## top_module_d11
module top_module_d11(
    i_clk,
    i_reset,
    i_start,
    i_load,
    i_enc_dec,
    i_pt1,
    i_pt2,
    i_key1,
    i_key2,
    i_r,
    o_ct1,
    o_ct2,
    o_done
);
Settings: LEC_CHECK=0, CAP_MARGIN=20, CELL_PAD_IN_SITES_DETAIL_PLACEMENT=0, CORE_ASPECT_RATIO=1.8, CORE_MARGIN=5, CORE_UTILIZATION=48, GPL_ROUTABILITY_DRIVEN=0, GPL_TIMING_DRIVEN=1, MIN_ROUTING_LAYER=met2, PLACE_DENSITY_LB_ADDON=0.11, SETUP_SLACK_MARGIN=0.93, SLEW_MARGIN=40; clock period 3.51 ns.
run.sh (not shown) runs the stock make flow with config.mk's settings and CLKGATE_MAP_FILE=.
The baseline never finished: it broke off in 5_1_grt, error GRT-0232.
Then changed:
ABC_AREA = 1   (was unset)
CAP_MARGIN = 25   (was 20)
CELL_PAD_IN_SITES_DETAIL_PLACEMENT = unset   (was 0)
CELL_PAD_IN_SITES_GLOBAL_PLACEMENT = 3   (was unset)
CORE_ASPECT_RATIO = 0.86   (was 1.8)
CORE_MARGIN = 8   (was 5)
CORE_UTILIZATION = 30   (was 48)
CTS_CLUSTER_DIAMETER = 134   (was unset)
GPL_ROUTABILITY_DRIVEN = unset   (was 0)
GPL_TIMING_DRIVEN = unset   (was 1)
HOLD_SLACK_MARGIN = 0.01   (was unset)
MIN_ROUTING_LAYER = unset   (was met2)
PLACE_DENSITY = 0.4   (was unset)
PLACE_DENSITY_LB_ADDON = unset   (was 0.11)
SETUP_SLACK_MARGIN = -0.34   (was 0.93)
SLEW_MARGIN = 25   (was 40)
- Now the flow produced a layout that fails on setup timing
- area after synthesis rises by a few percent
- die size rises by well over a third
- synthesized cell count rises by a quarter to a third
Then changed:
ABC_AREA = 0   (was 1)
CORE_ASPECT_RATIO = 1.46   (was 0.86)
CORE_UTILIZATION = 68   (was 30)
CTS_CLUSTER_SIZE = 14   (was unset)
PLACE_DENSITY = unset   (was 0.4)
SETUP_SLACK_MARGIN = unset   (was -0.34)
clock period = 2.4 ns   (was 3.51 ns; I/O delays follow)
What happened: This time the run ended with an error in 3_1_place_gp_skip_io with GPL-0301; area after synthesis is lower by 4.5%; synthesized cell count decreases by 25%; die size fell by 56%.
Then changed:
CELL_PAD_IN_SITES_GLOBAL_PLACEMENT = 0   (was 3)
CORE_MARGIN = 2   (was 8)
CORE_UTILIZATION = 54   (was 68)
CTS_CLUSTER_SIZE = unset   (was 14)
clock period = 3.51 ns   (was 2.4 ns; I/O delays follow)
Now the flow completed and failed the layout checks on setup timing.
Synthesized cell count does not change.
Area after synthesis does not change.
Die size climbs by about a fifth.
Then changed:
ABC_AREA = 1   (was 0)
CELL_PAD_IN_SITES_GLOBAL_PLACEMENT = 3   (was 0)
CORE_MARGIN = 8   (was 2)
CORE_UTILIZATION = 30   (was 54)
PLACE_DENSITY = 0.95   (was unset)
TNS_END_PERCENT = 5   (was unset)
The new run completed and failed the layout checks on setup timing.
Cell area went up by about 1.5%.
Worst setup slack degrades by 0.16 ns.
Clock-buffer cell count went up by 25.
Hold slack improves by 0.17 ns.
Then changed:
ABC_AREA = 0   (was 1)
CELL_PAD_IN_SITES_GLOBAL_PLACEMENT = 0   (was 3)
CORE_ASPECT_RATIO = 1.05   (was 1.46)
CORE_MARGIN = 2   (was 8)
CORE_UTILIZATION = 55   (was 30)
PLACE_DENSITY = 0.58   (was 0.95)
TNS_END_PERCENT = unset   (was 5)
Result: The changed run completed and failed the layout checks on setup timing. Wire length fell by 14%. Sequential share of layout area fell by 0.34 points. Core utilization rose by 41 points. Via count fell by about 8%. Clock-buffer cell count fell by 11. Hold slack loses 0.19 ns. Critical path depth fell by 7. Global-route usage rose by 16 points. Design area rose by 1.3%. Cell count fell by about 26%. Register-to-register slack gains 0.21 ns.

---

run 1:
Starting RTL as in the previous note.
make LEC_CHECK=0 ABC_AREA=0 CAP_MARGIN=40 CELL_PAD_IN_SITES_GLOBAL_PLACEMENT=0 CORE_ASPECT_RATIO=1.15 CORE_MARGIN=2 CORE_UTILIZATION=72 CTS_CLUSTER_DIAMETER=134 CTS_CLUSTER_SIZE=57 HOLD_SLACK_MARGIN=0.01 PLACE_DENSITY_LB_ADDON=0.0 SETUP_SLACK_MARGIN=0.7 SLEW_MARGIN=15 TNS_END_PERCENT=40 finish   # period 2.4 ns
Run status, run 1: aborted in clock tree synthesis, error DPL-0038
Here is what was changed in the inputs of run 2 compared with run 1.
Settings: CORE_ASPECT_RATIO no longer set, was 1.15; CORE_UTILIZATION now 58, was 72; CAP_MARGIN now 20, was 40; SETUP_SLACK_MARGIN no longer set, was 0.7; CTS_CLUSTER_SIZE no longer set, was 57; ABC_AREA no longer set, was 0; CTS_CLUSTER_DIAMETER no longer set, was 134; SLEW_MARGIN now 20, was 15; HOLD_SLACK_MARGIN no longer set, was 0.01; TNS_END_PERCENT no longer set, was 40; CELL_PAD_IN_SITES_GLOBAL_PLACEMENT no longer set, was 0; PLACE_DENSITY_LB_ADDON no longer set, was 0.0; the clock period (ns, I/O delays scaled along) now 3.38, was 2.4.
Notes after the runs:
From run 2 to run 1, number of buffers inserted by port buffering did not move at all.
Min number of cells after detailed placement across run 2 and run 1: run 2
In run 2 the implementation completed, yet the final layout does not meet the checks, the culprit being negative setup slack.
Summary: area of the die, run 2 worse than run 1
Between run 2 and run 1, core footprint is lower for run 1, run 2 comes in above that.
The inputs of run 3 differ from those of run 2 as listed below.
Settings: CORE_UTILIZATION changed from 58 to 40; SETUP_SLACK_MARGIN newly set to 0.1; the clock period (ns, I/O delays scaled along) changed from 3.38 to 5.57.
==> comparison <==
Although run 2 finished all stages, its layout failed final checks on negative setup slack. Both conditions hold for run 3: the flow ran to the end and the final layout passed the timing, design-rule and antenna checks. Going from run 2 to run 3, clock-cell share of area has increased, non-clock buffer count decreased by 1170 relative to the old numbers. Count of final setup violators, run 3 and run 2: larger value in run 2. Changes observed in run 3 relative to run 2: wire length saw a decrease; area added between synthesis and finish saw a decrease.
The following lists how run 4 was set up differently from run 3:
Settings: CORE_UTILIZATION: 40 -> 66; MAX_ROUTING_LAYER: unset -> met4; SETUP_SLACK_MARGIN: 0.1 -> unset; the clock period (ns, I/O delays scaled along): 5.57 -> 4.52.
Findings:
- Endpoint of the most critical setup path = o_ct1[50]: run 3; endpoint of the most critical setup path = o_ct1[47]: run 4
- [run 4] flow finished | final checks: failed | reasons: negative setup slack
- Going from run 3 to run 4, fill cell instance count of the final layout shrinks by 8724.
- On die size, run 4 does better than run 3.
- Compared with run 3, wire length of the first global-routing pass in run 4 decreased slightly.
- Run 4 against run 3: setup slack lower, utilization climbed 35 points.
- Origin of the worst setup path: rnd_cnt[0]$_DFFE_PP0P_ -> run 3, rnd_cnt[1]$_DFFE_PP1P_ -> run 4
- Run 4 has routed wire length below what run 3 had.

---

== run A ==
Starting RTL as in the previous note.
Settings: LEC_CHECK=0, ABC_AREA=1, CAP_MARGIN=20, CORE_MARGIN=2, CORE_UTILIZATION=72, CTS_CLUSTER_DIAMETER=371, CTS_CLUSTER_SIZE=99, PLACE_DENSITY=0.36, SETUP_SLACK_MARGIN=0.1, SLEW_MARGIN=20, TNS_END_PERCENT=5; clock period 3.57 ns.
5_1_grt: run A exited with error
Modified inputs, run B compared to run A
==> flow/config.mk <==
export PLATFORM = sky130hd
export DESIGN_NAME = top_module_d11
export DESIGN_NICKNAME = top_module_d11
export VERILOG_FILES = /design/flow/design.v
export SDC_FILE = /design/flow/constraint.sdc
export NUM_CORES = 4
export LEC_CHECK = 0
export CAP_MARGIN = 20
export CORE_MARGIN = 2
export CORE_UTILIZATION = 65
export SETUP_SLACK_MARGIN = 0.1
export SLEW_MARGIN = 20
==> flow/constraint.sdc <==
create_clock -name core_clock -period 5.75 [get_ports {i_clk}]
set_input_delay 1.1500 -clock core_clock [delete_from_list [all_inputs] [get_ports {i_clk}]]
set_output_delay 1.1500 -clock core_clock [all_outputs]
set_load 0.01 [all_outputs]
--- outcome ---
- Area reported by Yosys stat: run B lower than run A
- Comparing run A and run B, area fraction in mux cells is higher on run B.
- Run B vs run A — instance count after placement with tap cells included dropped by more than a quarter
- Against run A, run B reports a xor-xnor portion of the synthesized cell area that is higher.
- Run B: full flow OK, the timing, design-rule and antenna checks passed
- Run A: GRT-0232 in 5_1_grt -> run aborted
- Die: run B bigger than run A
- Number of cell rows: run B > run A
For run C, these inputs were changed with respect to run B:
-- flow/config.mk --
<<< run B, line 9
export CORE_MARGIN = 2
export CORE_UTILIZATION = 65
export SETUP_SLACK_MARGIN = 0.1
>>> run C, line 9
export CORE_MARGIN = 2
export CORE_UTILIZATION = 58
export CTS_CLUSTER_SIZE = 46
export SETUP_SLACK_MARGIN = 0.1
==> flow/constraint.sdc <==
create_clock -name core_clock -period 4.76 [get_ports {i_clk}]
set_input_delay 0.9520 -clock core_clock [delete_from_list [all_inputs] [get_ports {i_clk}]]
set_output_delay 0.9520 -clock core_clock [all_outputs]
set_load 0.01 [all_outputs]
- Compared with run B, in run C required time of the critical path now sits lower, clock-cell share of area went up 0.29 points, delay of the slowest cell on the worst path shows no meaningful change.
- Run C was carried through to the last stage, and its layout satisfied the timing, design-rule and antenna checks.
The following lists how run D was set up differently from run C:
-- flow/config.mk --
<<< run C, line 9
export CORE_MARGIN = 2
export CORE_UTILIZATION = 58
export CTS_CLUSTER_SIZE = 46
export SETUP_SLACK_MARGIN = 0.1
>>> run D, line 9
export CORE_MARGIN = 2
export CORE_UTILIZATION = 16
export SETUP_SLACK_MARGIN = 0.1
==> flow/constraint.sdc <==
create_clock -name core_clock -period 7.21 [get_ports {i_clk}]
set_input_delay 1.4420 -clock core_clock [delete_from_list [all_inputs] [get_ports {i_clk}]]
set_output_delay 1.4420 -clock core_clock [all_outputs]
set_load 0.01 [all_outputs]
--- outcome ---
Re buffering stage count on the worst path with inverters included: run D is 1 down on run C. From run C to run D the numbers moved as follows: worst setup slack after layout +0.28 ns; overall track demand over capacity in global routing -26 points; CTS clock-pin slew for the worst setup and hold paths ~0 delta.

---

Starting RTL as in the previous note.
clock: 3.37 ns
lec_check: 0
cap_margin: 20
core_margin: 2
core_utilization: 72
cts_cluster_diameter: 178
cts_cluster_size: 99
place_density_lb_addon: 0.05
setup_slack_margin: 1.0
slew_margin: 20
tns_end_percent: 5
The first run did not get past global routing (5_1_grt).
Edit:
Settings changed: CORE_UTILIZATION 72 to 40, CTS_CLUSTER_DIAMETER 178 to not set, CTS_CLUSTER_SIZE 99 to not set, PLACE_DENSITY_LB_ADDON 0.05 to not set, SETUP_SLACK_MARGIN 1.0 to 0.1, TNS_END_PERCENT 5 to not set.
Clock period 3.37 ns to 6.0 ns, I/O delays scaled along.
The changed run passed the timing, design-rule and antenna checks; die area is higher by 79%; synthesized area does not change; synthesized cell count does not change.
Edit:
Settings changed: CELL_PAD_IN_SITES_DETAIL_PLACEMENT set to 0, CELL_PAD_IN_SITES_GLOBAL_PLACEMENT set to 2, CORE_ASPECT_RATIO set to 1.73, CORE_MARGIN 2 to 8, CTS_CLUSTER_SIZE set to 36, GPL_ROUTABILITY_DRIVEN set to 0, MAX_ROUTING_LAYER set to met5, SETUP_SLACK_MARGIN 0.1 to not set, SLEW_MARGIN 20 to 5, TNS_END_PERCENT set to 65.
Outcome:
- area after synthesis does not change
- register-to-register slack is worse by 0.39 ns
- setup slack got worse by 0.21 ns
- core utilization fell by 0.63 points
- flip-flop count is unchanged
- via count came out lower by 2.6%
Edit:
Settings changed: CELL_PAD_IN_SITES_DETAIL_PLACEMENT 0 to not set, CELL_PAD_IN_SITES_GLOBAL_PLACEMENT 2 to not set, CORE_ASPECT_RATIO 1.73 to not set, CORE_MARGIN 8 to 2, CORE_UTILIZATION 40 to 71, CTS_CLUSTER_SIZE 36 to not set, GPL_ROUTABILITY_DRIVEN 0 to not set, MAX_ROUTING_LAYER met5 to not set, PLACE_DENSITY set to 0.65, SLEW_MARGIN 5 to 20, TNS_END_PERCENT 65 to not set.
Clock period 6.0 ns to 4.32 ns, I/O delays scaled along.
Outcome: The new run never finished: it broke off in global routing (5_1_grt), error GRT-0232. Synthesized cell count does not change. Die size went down by 47%. Area after synthesis is unchanged.
Edit:
Settings changed: ABC_AREA set to 1, CORE_UTILIZATION 71 to 58, PLACE_DENSITY 0.65 to not set, SETUP_SLACK_MARGIN set to 0.34.
Clock period 4.32 ns to 3.2 ns, I/O delays scaled along.
The new run ended with an error in global routing (5_1_grt) on GRT-0232.
Synthesized area increases by 4.7%.
Die area increases by 28%.
Synthesized cell count increases by 33%.
Edit:
Settings changed: CORE_UTILIZATION 58 to 21, CTS_CLUSTER_SIZE set to 44, SETUP_SLACK_MARGIN 0.34 to 0.1.
Clock period 3.2 ns to 6.0 ns, I/O delays scaled along.
=> Now the flow produced a clean layout. Area after synthesis does not change. Die size went up to 2.7 times its value. Synthesized cell count does not change.

---

Starting RTL as in the previous note.
Settings: LEC_CHECK=0, ABC_AREA=0, CAP_MARGIN=25, CELL_PAD_IN_SITES_GLOBAL_PLACEMENT=3, CORE_ASPECT_RATIO=1.46, CORE_MARGIN=2, CORE_UTILIZATION=72, CTS_CLUSTER_DIAMETER=134, CTS_CLUSTER_SIZE=14, HOLD_SLACK_MARGIN=0.01, PLACE_DENSITY_LB_ADDON=0.0, SLEW_MARGIN=25; clock period 2.4 ns.
The starting point failed in global placement without I/O with FLW-0024.
Rerun with:
- CAP_MARGIN: 25 -> 0
- CELL_PAD_IN_SITES_GLOBAL_PLACEMENT: 3 -> 0
- CORE_ASPECT_RATIO: 1.46 -> 1.15
- CTS_CLUSTER_SIZE: 14 -> 57
- SETUP_SLACK_MARGIN: unset -> 0.7
- SLEW_MARGIN: 25 -> 15
Outcome: This time the run did not get past clock tree synthesis (DPL-0038). Die size hardly moves. Synthesized area does not change. Synthesized cell count is unchanged.

---

Starting RTL as in the previous note.
==> flow/design.v (excerpt) <==
module top_module_d11(
    i_clk,
    i_reset,
    i_start,
    i_load,
    i_enc_dec,
    i_pt1,
    i_pt2,
    i_key1,
    i_key2,
    i_r,
    o_ct1,
    o_ct2,
    o_done
);
Settings: LEC_CHECK=0, ABC_AREA=1, CAP_MARGIN=20, CORE_MARGIN=2, CORE_UTILIZATION=72, CTS_CLUSTER_DIAMETER=374, CTS_CLUSTER_SIZE=99, PLACE_DENSITY=0.85, SETUP_SLACK_MARGIN=0.1, SLEW_MARGIN=20; clock period 3.57 ns.
The first run never finished: it broke off in global routing (5_1_grt), error GRT-0116.
Next try:
--- a/flow/config.mk
+++ b/flow/config.mk
@@ -7,9 +7,5 @@
 export LEC_CHECK = 0
-export ABC_AREA = 1
 export CAP_MARGIN = 20
 export CORE_MARGIN = 2
-export CORE_UTILIZATION = 72
-export CTS_CLUSTER_DIAMETER = 374
-export CTS_CLUSTER_SIZE = 99
-export PLACE_DENSITY = 0.85
+export CORE_UTILIZATION = 40
 export SETUP_SLACK_MARGIN = 0.1
==> flow/constraint.sdc (replaced) <==
create_clock -name core_clock -period 5.75 [get_ports {i_clk}]
set_input_delay 1.1500 -clock core_clock [delete_from_list [all_inputs] [get_ports {i_clk}]]
set_output_delay 1.1500 -clock core_clock [all_outputs]
set_load 0.01 [all_outputs]
What happened: Now the flow went through all stages and came out clean; die area goes up by about 70%; synthesized cell count came out lower by about 25%; synthesized area falls by about 4.5%.
Next try:
--- a/flow/config.mk
+++ b/flow/config.mk
@@ -7,5 +7,7 @@
 export LEC_CHECK = 0
+export ABC_AREA = 1
 export CAP_MARGIN = 20
 export CORE_MARGIN = 2
-export CORE_UTILIZATION = 40
+export CORE_UTILIZATION = 64
+export CTS_CLUSTER_SIZE = 99
 export SETUP_SLACK_MARGIN = 0.1
==> flow/constraint.sdc (replaced) <==
create_clock -name core_clock -period 3.57 [get_ports {i_clk}]
set_input_delay 0.7140 -clock core_clock [delete_from_list [all_inputs] [get_ports {i_clk}]]
set_output_delay 0.7140 -clock core_clock [all_outputs]
set_load 0.01 [all_outputs]
This time the run stopped in global routing (5_1_grt), error GRT-0232.
Die area came out lower by 34%.
Synthesized cell count grows by 33%.
Area after synthesis went up by 4.7%.
